Design TNS_dec_33, start of the top module:
module TNS_dec_33(
    input wire clk,
    input wire rst_n,
    input wire [32:0] codein,
    output reg [30 - 1 : 0] dataout
    );
Size: ~1100 cells after synthesis, ~30 flip-flops, ~65 I/O pins, about 10000 µm² of cells after synthesis.
Settings: LEC_CHECK=0, ABC_AREA=1, CAP_MARGIN=20, CELL_PAD_IN_SITES_DETAIL_PLACEMENT=1, CORE_ASPECT_RATIO=0.92, CORE_MARGIN=2, CORE_UTILIZATION=40, HOLD_SLACK_MARGIN=0.26, MAX_ROUTING_LAYER=met4, SLEW_MARGIN=20; clock period 8.32 ns.
run.sh (not shown) runs the stock make flow with config.mk's settings and CLKGATE_MAP_FILE=.
Then changed:
Settings changed: CAP_MARGIN 20 to 0, CORE_MARGIN 2 to 9, GPL_ROUTABILITY_DRIVEN from default to 0, GPL_TIMING_DRIVEN from default to 1, SETUP_SLACK_MARGIN from default to 1.54, SLEW_MARGIN 20 to 30.
Clock period 8.32 ns to 11.8 ns, I/O delays scaled along.
Non-clock buffer count shrinks by 17.
Via count is about the same.
Then changed:
Settings changed: CAP_MARGIN 0 to 20, CELL_PAD_IN_SITES_DETAIL_PLACEMENT 1 to default, CORE_ASPECT_RATIO 0.92 to default, CORE_MARGIN 9 to 2, CORE_UTILIZATION 40 to 25, GPL_ROUTABILITY_DRIVEN 0 to default, GPL_TIMING_DRIVEN 1 to default, HOLD_SLACK_MARGIN 0.26 to default, MAX_ROUTING_LAYER met4 to default, SETUP_SLACK_MARGIN 1.54 to default, SLEW_MARGIN 30 to 20.
Clock period 11.8 ns to 8.8 ns, I/O delays scaled along.
Outcome: The new run finished with timing, DRC and antenna clean; flip-flop count stays the same; first-iteration DRC count rises by 2.5%; routed wire length fell by 8.7%; cell area rises by 2.8%; worst setup slack got worse by 2.2 ns; utilization came out lower by 17 points; area after synthesis stays the same; global-route usage falls by 6.2 points; synthesized cell count stays the same; non-clock buffer count increases by 7.

Setup of lane 1:
Starting RTL as in the previous note.
Design TNS_dec_33, start of the top module:
module TNS_dec_33(
    input wire clk,
    input wire rst_n,
    input wire [32:0] codein,
    output reg [30 - 1 : 0] dataout
    );
clock: 4.89 ns
lec_check: 0
abc_area: 1
cap_margin: 30
core_margin: 2
core_utilization: 68
hold_slack_margin: 0.3
setup_slack_margin: -0.38
slew_margin: 20
Lane 1: flow complete, layout not clean; failing: negative setup slack
Input-level comparison between lane 2 and lane 1:
diff --git a/flow/config.mk b/flow/config.mk
--- a/flow/config.mk
+++ b/flow/config.mk
@@ -8 +8 @@
-export ABC_AREA = 1
+export ABC_AREA = 0
@@ -11,0 +12 @@
+export CTS_CLUSTER_SIZE = 80
@@ -13 +14 @@
-export SETUP_SLACK_MARGIN = -0.38
+export SETUP_SLACK_MARGIN = 1.32
- FAIL lane 2 @ global routing (5_1_grt): tool exited with error
- Height of the die ended up about 3% lower on lane 2 than on lane 1.
- The higher simple-gate share of the synthesized area came out of lane 1.
- Against lane 1, lane 2 reports a post-synthesis cell count that is lower.
- Taking lane 2 as 1.0, lane 1 lands at 1.07 on chip area estimate from yosys synthesis.
- In lane 2 the distinct cell type count after synthesis turned out 20 higher than in lane 1.
- The run showing the smaller number of rows in the core area is lane 2.
- Delta (lane 2 minus lane 1): average cell area after synthesis increased 16%; die size decreased 6.2%; portion of the post-synthesis area used by sequential elements increased 0.51 points.
[inputs] lane 3 vs lane 2
diff --git a/flow/config.mk b/flow/config.mk
--- a/flow/config.mk
+++ b/flow/config.mk
@@ -8,2 +8,2 @@
-export ABC_AREA = 0
-export CAP_MARGIN = 30
+export ABC_AREA = 1
+export CAP_MARGIN = 20
@@ -11,4 +11 @@
-export CORE_UTILIZATION = 68
-export CTS_CLUSTER_SIZE = 80
-export HOLD_SLACK_MARGIN = 0.3
-export SETUP_SLACK_MARGIN = 1.32
+export CORE_UTILIZATION = 40
==> flow/constraint.sdc <==
create_clock -name core_clock -period 8.8 [get_ports {clk}]
set_input_delay 1.7600 -clock core_clock [delete_from_list [all_inputs] [get_ports {clk}]]
set_output_delay 1.7600 -clock core_clock [all_outputs]
set_load 0.01 [all_outputs]
## What came out
- Lane 3 ended with every stage complete and zero timing, DRC or antenna violations.
- Delta (lane 3 minus lane 2): count of state elements after synthesis roughly the same; detailed-placement wirelength estimate lower.
- Placed instance area, lane 3 and lane 2: higher on lane 2
- Summary: with lane 2 as the reference, die area in lane 3 moved up by more than half.
- When lane 3 is set beside lane 2, its unique cell type count in the Yosys netlist turns out to be 20 smaller.
- Lane 3 vs lane 2: area after synthesis up in lane 3
Input changes introduced in lane 4 (baseline for comparison: lane 3):
diff --git a/flow/config.mk b/flow/config.mk
--- a/flow/config.mk
+++ b/flow/config.mk
@@ -8 +8 @@
-export ABC_AREA = 1
+export ABC_AREA = 0
@@ -11 +11 @@
-export CORE_UTILIZATION = 40
+export CORE_UTILIZATION = 70
==> flow/constraint.sdc <==
create_clock -name core_clock -period 6.74 [get_ports {clk}]
set_input_delay 1.3480 -clock core_clock [delete_from_list [all_inputs] [get_ports {clk}]]
set_output_delay 1.3480 -clock core_clock [all_outputs]
set_load 0.01 [all_outputs]
What lane 4 reported for post-synth area from yosys stat has to be multiplied by 1.07 to get the figure for lane 3. Going from lane 3 to lane 4, area of the mapped netlist has decreased, area fraction in compound gates after synthesis went up by 4.3 points. Lane 4 vs. lane 3: number of cell rows fell by 28%, share of synthesized cell area in full adder, half adder and majority cells rose by 4.4 points. From lane 3 to lane 4 the numbers moved as follows: chip area decreased by 46% relative to the old numbers; core outline area decreased by 47% relative to the old numbers. Lane 4 vs. lane 3: instance count after placement with tap cells included went down by 223. Measured against lane 3, the y dimension of the die of lane 4 comes out at 0.74 times the reference value. Summary of lane 3 and lane 4: one run falls short of a clean finish, namely lane 4. Lane 4 failed in global routing (5_1_grt) with GRT-0232.
